job 1654:
==> flow/design.v (excerpt) <==
module IIR(clk, rst, Start, load, DIn, RAddr, data_done, WEN, Yn, WAddr, Finish);
	parameter n = 16;
	parameter m = 20;
	input clk, rst;
	input Start;
	input data_done;
	input [n-1:0]DIn;
	output WEN, load;
	output Finish;
	output [n-1:0]Yn;
	output [m-1:0]RAddr;
	output [m-1:0]WAddr;
	wire control_state;
	control_FSM control(
		.clk(clk), .rst(rst),
		.start(Start), .data_done(data_done), .load(load), .RAddr(RAddr), .state(control_state)
	);
	datapath dp(
		.clk(clk), .rst(rst),
		.command(control_state), .RAddr(RAddr), .DIn(DIn), .WEN(WEN), .Yn(Yn), .WAddr(WAddr), .finish(Finish)
	);
endmodule
Size in the first run: roughly 6100 cells after synthesis, ~220 flip-flops, ~47000 um^2 of cells after synthesis.
clock: 21.7 ns
lec_check: 0
abc_area: 1
cap_margin: 35
cell_pad_in_sites_detail_placement: 1
cell_pad_in_sites_global_placement: 0
core_aspect_ratio: 1.4
core_margin: 5
core_utilization: 61
gpl_timing_driven: 1
max_routing_layer: met5
min_routing_layer: met2
place_density_lb_addon: 0.21
setup_slack_margin: 4.67
slew_margin: 40
tns_end_percent: 85
run.sh (not shown) runs the stock make flow with config.mk's settings and CLKGATE_MAP_FILE=.
Job 1654 failed in 5_1_grt with GRT-0116.
### job 1654 -> job 5323
- CORE_MARGIN: 5 -> 2
- CORE_UTILIZATION: 61 -> 27
- ABC_AREA: 1 -> unset
- CELL_PAD_IN_SITES_DETAIL_PLACEMENT: 1 -> unset
- MIN_ROUTING_LAYER: met2 -> unset
- CAP_MARGIN: 35 -> 20
- GPL_TIMING_DRIVEN: 1 -> unset
- SLEW_MARGIN: 40 -> 20
- TNS_END_PERCENT: 85 -> unset
- CELL_PAD_IN_SITES_GLOBAL_PLACEMENT: 0 -> unset
- SETUP_SLACK_MARGIN: 4.67 -> unset
- CORE_ASPECT_RATIO: 1.4 -> unset
- MAX_ROUTING_LAYER: met5 -> unset
- PLACE_DENSITY_LB_ADDON: 0.21 -> unset
- the clock period (ns, I/O delays scaled along): 21.7 -> 16.5
## What came out
Diff job 5323..job 1654 | total of hold buffers inserted after clock tree synthesis | unchanged. [job 5323] final estimated routing congestion in global placement fell 15% relative to job 1654. The final layout from job 5323, which completed every stage, passed the timing, design-rule and antenna checks at the end of the flow. On area share of fa/ha/maj cells after synthesis, the lower figure sits with job 1654, not job 5323. Taking job 1654 as the reference, in job 5323 cell area reported after detailed placement decreased by 400 um^2 relative to the old numbers; number of standard cells after synthesis decreased by 1247 relative to the old numbers; number of buffers added by the clock tree synthesis step increased by 7.7% relative to the old numbers. The cell total in the yosys stat output in job 5323 sits 1247 below the value recorded for job 1654. The number of placed cells counting well taps on job 5323 is in line with that on job 1654. Looking at die span in x, job 5323 sits 68% above job 1654. Area reported by Yosys stat shrinks by a few percent when moving from job 1654 to job 5323.
Input-level comparison between job 6506 and job 5323:
- changing CORE_UTILIZATION from 27 to 72
- setting SETUP_SLACK_MARGIN to 1.7 for the first time
- setting CTS_CLUSTER_SIZE to 62 for the first time
- changing the clock period (ns, I/O delays scaled along) from 16.5 to 6.02
Results
Job 6506 did not run to completion, as it errored out during 4_1_cts. Compared job 6506 vs job 5323, and number of cells after detailed placement is up in job 6506. Synthesized area across job 6506 and job 5323: no real change. Per the comparison of job 6506 with job 5323, proportion of synthesized area in mux cells was more or less identical; y dimension of the die went down by 160 um. Any difference in synthesis area per yosys between job 6506 and job 5323 is small enough to ignore. Job 6506 ends up with a routability congestion estimate from global placement that is 7.2% higher than in job 5323. Measured against each other, job 6506 and job 5323 differ in number of core rows, the lower figure coming from job 6506. Job 5323 → job 6506: area of the placeable core lost 100000 um^2, instance area at placement rose about 20%, die span in x fell by about 40%.

========
Setup of run 1:
Starting RTL as in the previous note.
## IIR
module IIR(clk, rst, Start, load, DIn, RAddr, data_done, WEN, Yn, WAddr, Finish);
Settings: LEC_CHECK=0, CAP_MARGIN=15, CORE_MARGIN=2, CORE_UTILIZATION=72, CTS_CLUSTER_DIAMETER=237, CTS_CLUSTER_SIZE=30, SETUP_SLACK_MARGIN=1.71, SLEW_MARGIN=5; clock period 6.02 ns.
Run 1: DPL-0033 in clock tree synthesis -> run aborted
> inputs changed (run 1 -> run 2)
- CTS_CLUSTER_SIZE changed from 30 to 49
- PLACE_DENSITY_LB_ADDON newly set to 0.01
- CAP_MARGIN changed from 15 to 20
- CTS_CLUSTER_DIAMETER removed (was 237)
- SLEW_MARGIN changed from 5 to 20
- ABC_AREA newly set to 1
- SETUP_SLACK_MARGIN changed from 1.71 to 1.6
- the clock period (ns, I/O delays scaled along) changed from 6.02 to 15.3
Run 2: all stages complete, timing, DRC and antenna checks passed. Looking at standard cell area after detailed placement, run 2 sits below run 1. Instance tally after logic synthesis grows by more than a quarter when moving from run 1 to run 2. Of run 1 and run 2, the run reporting the higher height of the die was run 2. Diff run 1 -> run 2 | core area | up by a few percent.
> inputs changed (run 2 -> run 3)
- a deleted PLACE_DENSITY_LB_ADDON that had been 0.01
- a deleted CTS_CLUSTER_SIZE that had been 49
- a deleted SETUP_SLACK_MARGIN that had been 1.6
- a change of the clock period (ns, I/O delays scaled along) from 15.3 to 10.9
Notes after the runs:
Status(run 3) = ERROR, stage = clock tree synthesis
On half-perimeter wire length after detailed placement, run 2 beats run 3.
In the metrics for run 2 and run 3, the one carrying the lower post-placement setup slack is run 3.
Compared run 3 vs run 2, and final estimated routing congestion in global placement is up in run 3.
Diff run 2..run 3 | area of the mapped netlist | negligible
--- input diff run 3..run 4 ---
- swapping 72 for 40 in CORE_UTILIZATION
- clearing ABC_AREA, which used to be 1
- swapping 10.9 for 16.0 in the clock period (ns, I/O delays scaled along)
==> results <==
Run 4 went all the way through the flow, and no timing, DRC or antenna check failed. Status(run 3) = ERROR, stage = clock tree synthesis. Run 3 → run 4: post-synthesis share of cell area spent on full adders, half adders and majority gates increased 2.1 points, cell total after placement decreased 2115, die size increased 46000 um2.

========
== v54 ==
Starting RTL as in the previous note.
clock: 8.78 ns
lec_check: 0
abc_area: 1
cap_margin: 20
core_margin: 2
core_utilization: 72
cts_cluster_diameter: 398
cts_cluster_size: 99
place_density: 0.38
setup_slack_margin: 2.1
slew_margin: 20
What ended v54 was a tool error in clock tree synthesis; the run never finished.
What v19 does differently from v54 at the input level:
# v54
export LEC_CHECK = 0
export ABC_AREA = 1
export CAP_MARGIN = 20
export CORE_MARGIN = 2
export CORE_UTILIZATION = 72
export CTS_CLUSTER_DIAMETER = 398
export CTS_CLUSTER_SIZE = 99
export PLACE_DENSITY = 0.38
export SETUP_SLACK_MARGIN = 2.1
export SLEW_MARGIN = 20
create_clock -name core_clock -period 8.78 [get_ports {clk}]
# v19
export LEC_CHECK = 0
export CAP_MARGIN = 20
export CORE_MARGIN = 2
export CORE_UTILIZATION = 40
export SLEW_MARGIN = 20
create_clock -name core_clock -period 15.8 [get_ports {clk}]
[summary]
- Row synthesized cell count: v19 lower / v54 higher
- The vertical die dimension in v54 is 0.77 times that in v19.
- v19 completed every stage of the flow, and the final layout passed the timing, design-rule and antenna checks.
- Comparing the two runs side by side, v19 comes out ahead of v54 on half-perimeter wire length after detailed placement.
- Post-synthesis net count: v19 < v54
- Die size: v19 vs v54 up about 70%
- v19 vs v54, number of distinct library cell variants in the gate-level netlist after synthesis went up by about 37%.
[inputs] v24 vs v19
# v19
export LEC_CHECK = 0
export CAP_MARGIN = 20
export CORE_MARGIN = 2
export CORE_UTILIZATION = 40
export SLEW_MARGIN = 20
create_clock -name core_clock -period 15.8 [get_ports {clk}]
# v24
export LEC_CHECK = 0
export ABC_AREA = 1
export CAP_MARGIN = 20
export CORE_MARGIN = 2
export CORE_UTILIZATION = 69
export CTS_CLUSTER_DIAMETER = 378
export CTS_CLUSTER_SIZE = 95
export SLEW_MARGIN = 20
create_clock -name core_clock -period 10.3 [get_ports {clk}]
Findings:
v24 got as far as global routing, where a tool error ended the run.
Higher synthesis area per yosys among v19 and v24: v24
In the tables for v19 and v24, full die area reads higher with v19.
v24 vs v19 — post-placement cell count climbed by more than a quarter

========
Starting RTL as in the previous note.
make LEC_CHECK=0 ABC_AREA=1 CAP_MARGIN=20 CELL_PAD_IN_SITES_GLOBAL_PLACEMENT=1 CORE_ASPECT_RATIO=0.95 CORE_MARGIN=2 CORE_UTILIZATION=68 GPL_ROUTABILITY_DRIVEN=0 GPL_TIMING_DRIVEN=0 MIN_ROUTING_LAYER=met2 PLACE_DENSITY_LB_ADDON=0.2 SETUP_SLACK_MARGIN=0.92 SLEW_MARGIN=30 TNS_END_PERCENT=25 finish   # period 16.0 ns
The first run did not get past global placement without I/O (3_1_place_gp_skip_io).
Then changed:
- CAP_MARGIN: 20 -> 5
- CELL_PAD_IN_SITES_GLOBAL_PLACEMENT: 1 -> unset
- CORE_ASPECT_RATIO: 0.95 -> unset
- CORE_UTILIZATION: 68 -> 40
- CTS_CLUSTER_DIAMETER: unset -> 268
- GPL_ROUTABILITY_DRIVEN: 0 -> unset
- HOLD_SLACK_MARGIN: unset -> 0.23
- MAX_ROUTING_LAYER: unset -> met4
- PLACE_DENSITY_LB_ADDON: 0.2 -> 0.03
- SETUP_SLACK_MARGIN: 0.92 -> -1.12
- SLEW_MARGIN: 30 -> 20
- TNS_END_PERCENT: 25 -> 5
Outcome: This time the run completed and failed the layout checks on setup timing; area after synthesis is unchanged; die size is higher by 69%; synthesized cell count is unchanged.
Then changed:
- CAP_MARGIN: 5 -> 20
- CELL_PAD_IN_SITES_GLOBAL_PLACEMENT: unset -> 3
- CORE_ASPECT_RATIO: unset -> 1.23
- CTS_CLUSTER_DIAMETER: 268 -> unset
- GPL_TIMING_DRIVEN: 0 -> unset
- HOLD_SLACK_MARGIN: 0.23 -> unset
- MAX_ROUTING_LAYER: met4 -> unset
- MIN_ROUTING_LAYER: met2 -> unset
- PLACE_DENSITY_LB_ADDON: 0.03 -> unset
- SETUP_SLACK_MARGIN: -1.12 -> unset
- TNS_END_PERCENT: 5 -> 15
With this change the flow completed without violations. Wire length falls by 5.4%. Non-clock buffer count rises by 39. Die size stays flat. Global-route usage falls by 15 points.
Then changed:
- CORE_ASPECT_RATIO: 1.23 -> 1.96
- GPL_ROUTABILITY_DRIVEN: unset -> 0
- PLACE_DENSITY_LB_ADDON: unset -> 0.2
Outcome:
- clock skew decreases by 0.030 ns
- global-route usage increases by 2.9 points
- worst setup slack is about the same
- synthesized cell count does not change
- final cell count stays flat
- wire length increases by 11%
- final area barely changes
- synthesized area does not change
- non-clock buffer count increases by 23

========
IIR again, from the RTL that the note above started with.
clock: 14.3 ns
lec_check: 0
cap_margin: 20
cell_pad_in_sites_global_placement: 0
core_margin: 2
core_utilization: 70
cts_cluster_diameter: 272
gpl_timing_driven: 1
hold_slack_margin: -0.07
max_routing_layer: met4
place_density: 0.64
setup_slack_margin: -0.2
slew_margin: 20
The starting point completed and failed the layout checks on negative setup slack.
Rerun with:
ABC_AREA = 1   (was not set)
CELL_PAD_IN_SITES_GLOBAL_PLACEMENT = not set   (was 0)
CORE_UTILIZATION = 40   (was 70)
CTS_CLUSTER_DIAMETER = not set   (was 272)
GPL_TIMING_DRIVEN = not set   (was 1)
HOLD_SLACK_MARGIN = not set   (was -0.07)
MAX_ROUTING_LAYER = not set   (was met4)
PLACE_DENSITY = not set   (was 0.64)
SETUP_SLACK_MARGIN = not set   (was -0.2)
TNS_END_PERCENT = 85   (was not set)
clock period = 16.0 ns   (was 14.3 ns; I/O delays follow)
Outcome:
- The changed run finished clean
- hold slack stays flat
- worst setup slack gains 1.9 ns
- area after synthesis goes up by 5.6%
- critical path depth came out higher by 1
- global-route usage falls by 18 points
- wire length climbs by 3.4%
- core utilization fell by 40 points
Rerun with:
CORE_UTILIZATION = 72   (was 40)
CTS_CLUSTER_DIAMETER = 190   (was not set)
MAX_ROUTING_LAYER = met4   (was not set)
PLACE_DENSITY_LB_ADDON = 0.04   (was not set)
SETUP_SLACK_MARGIN = 1.6   (was not set)
TNS_END_PERCENT = not set   (was 85)
The changed run finished with timing, DRC and antenna clean.
Global-route usage increases by 18 points.
Setup slack improved by 0.023 ns.
Die area falls by well over a third.
Design area rises by a few percent.
Worst hold slack degrades by 0.017 ns.
Clock skew goes down by 0.0095 ns.

========
== lane 1 ==
IIR again, from the RTL that the note above started with.
Design IIR, start of the top module:
module IIR(clk, rst, Start, load, DIn, RAddr, data_done, WEN, Yn, WAddr, Finish);
export LEC_CHECK = 0
export ABC_AREA = 1
export CAP_MARGIN = 20
export CORE_MARGIN = 2
export CORE_UTILIZATION = 72
export CTS_CLUSTER_DIAMETER = 319
export CTS_CLUSTER_SIZE = 99
export PLACE_DENSITY = 0.37
export SLEW_MARGIN = 20
export TNS_END_PERCENT = 20
create_clock -name core_clock -period 8.8 [get_ports {clk}]
Run status, lane 1: aborted in 4_1_cts, error DPL-0033
> inputs changed (lane 1 -> lane 2)
Settings: removing CTS_CLUSTER_DIAMETER (formerly 319); removing TNS_END_PERCENT (formerly 20); changing PLACE_DENSITY from 0.37 to 0.38; setting SETUP_SLACK_MARGIN to 2.1 for the first time; changing the clock period (ns, I/O delays scaled along) from 8.8 to 9.54.
Results
As the logs show, lane 2 stopped at 4_1_cts after a tool error, so it never reached the end of the flow.
Higher final weighted congestion in routability-driven placement goes to lane 2 over lane 1.
Diff lane 1..lane 2 | gate count of the mapped netlist | unchanged
Diff lane 1..lane 2 | number of synthesized register bits | negligible
Diff lane 1..lane 2 | number of standard-cell rows in the floorplan | unchanged
The post-placement cell count of lane 2 falls short of that of lane 1 by 49.
Setup changes, lane 2 to lane 3
Settings: PLACE_DENSITY_LB_ADDON newly set to 0.01; CTS_CLUSTER_SIZE changed from 99 to 79; SETUP_SLACK_MARGIN removed (was 2.1); PLACE_DENSITY removed (was 0.38); CTS_CLUSTER_DIAMETER newly set to 381; the clock period (ns, I/O delays scaled along) changed from 9.54 to 12.3.
Findings:
Going from lane 2 to lane 3, HPWL after detailed placement shrank by more than 10%.
Area after synthesis came out exactly the same in lane 2 and lane 3.
| XOR/XNOR share of the synthesized area | lane 3 vs lane 2 | ≈ equal |
Compared lane 2 against lane 3; post-synthesis async set-or-reset flop share within noise.
The log for lane 3 ends in 5_1_grt with error GRT-0232, so the run never completed.
Changes observed in lane 3 relative to lane 2: overall die area held steady; routability-driven placement congestion ratio decreased by 0.048 relative to the old numbers.
--- input diff lane 3..lane 4 ---
Settings: SETUP_SLACK_MARGIN now 0.4, previously not set; CTS_CLUSTER_DIAMETER no longer set, was 381; PLACE_DENSITY now 0.38, previously not set; CTS_CLUSTER_SIZE now 16, was 79; PLACE_DENSITY_LB_ADDON no longer set, was 0.01; the clock period (ns, I/O delays scaled along) now 8.78, was 12.3.
### Flow results
Lane 4 failed in 4_1_cts with DPL-0033. Diff lane 4..lane 3 | total core area | unchanged. Comparing lane 3 against lane 4, there is no change at all in count of library flops with an enable pin. Reported for lane 3 and lane 4, fraction of synthesis flops using an asynchronous set or reset pin turned out identical to the last digit. Lane 4 -> lane 3: die area delta 0, exact match. Taking lane 3 as the reference, in lane 4 placement-stage worst setup slack now smaller, number of instances in the placed design now larger. As far as instance tally after logic synthesis goes, lane 4 and lane 3 are indistinguishable; the numbers are identical. On total standard cell area after synthesis, lane 3 tracks lane 4 almost exactly. Lane 4 against lane 3; detailed-placement wirelength estimate is up by more than 10%. Across both runs, final weighted congestion of routability-driven global placement was higher for lane 4 than for lane 3.
Here is what was changed in the inputs of lane 5 compared with lane 4.
Settings: CTS_CLUSTER_SIZE: 16 -> 34; ABC_AREA: 1 -> unset; CORE_UTILIZATION: 72 -> 71; SETUP_SLACK_MARGIN: 0.4 -> unset; PLACE_DENSITY: 0.38 -> unset; the clock period (ns, I/O delays scaled along): 8.78 -> 14.2.
Notes after the runs:
Lane 4 never completed, since it errored out during 4_1_cts. Although lane 5 finished all stages, its layout failed final checks on setup timing. Count of different cell masters after synthesis ended up 26 higher on lane 5 than on lane 4. On post-synthesis compound-gate area fraction, the lower figure sits with lane 4, not lane 5. Diff lane 5..lane 4 | share of flip-flops with an asynchronous set or reset after synthesis | unchanged. Re area after detailed placement: lane 4 and lane 5 aren't equal, and the higher value belongs to lane 4. Relative to lane 4, area of the mapped netlist decreased by 0.0025 sq mm in lane 5. Compared with lane 4, in lane 5 HPWL reported at the end of detailed placement lost 59,000 um, register share after synthesis higher, chip area lost 3.9%. The adder-cell area share of the yosys netlist number comes out lower for lane 4 vs lane 5. Mux contribution to synthesized area ends up higher on lane 5. Gate count of the mapped netlist delta for lane 5 relative to lane 4: 1,247 lower.
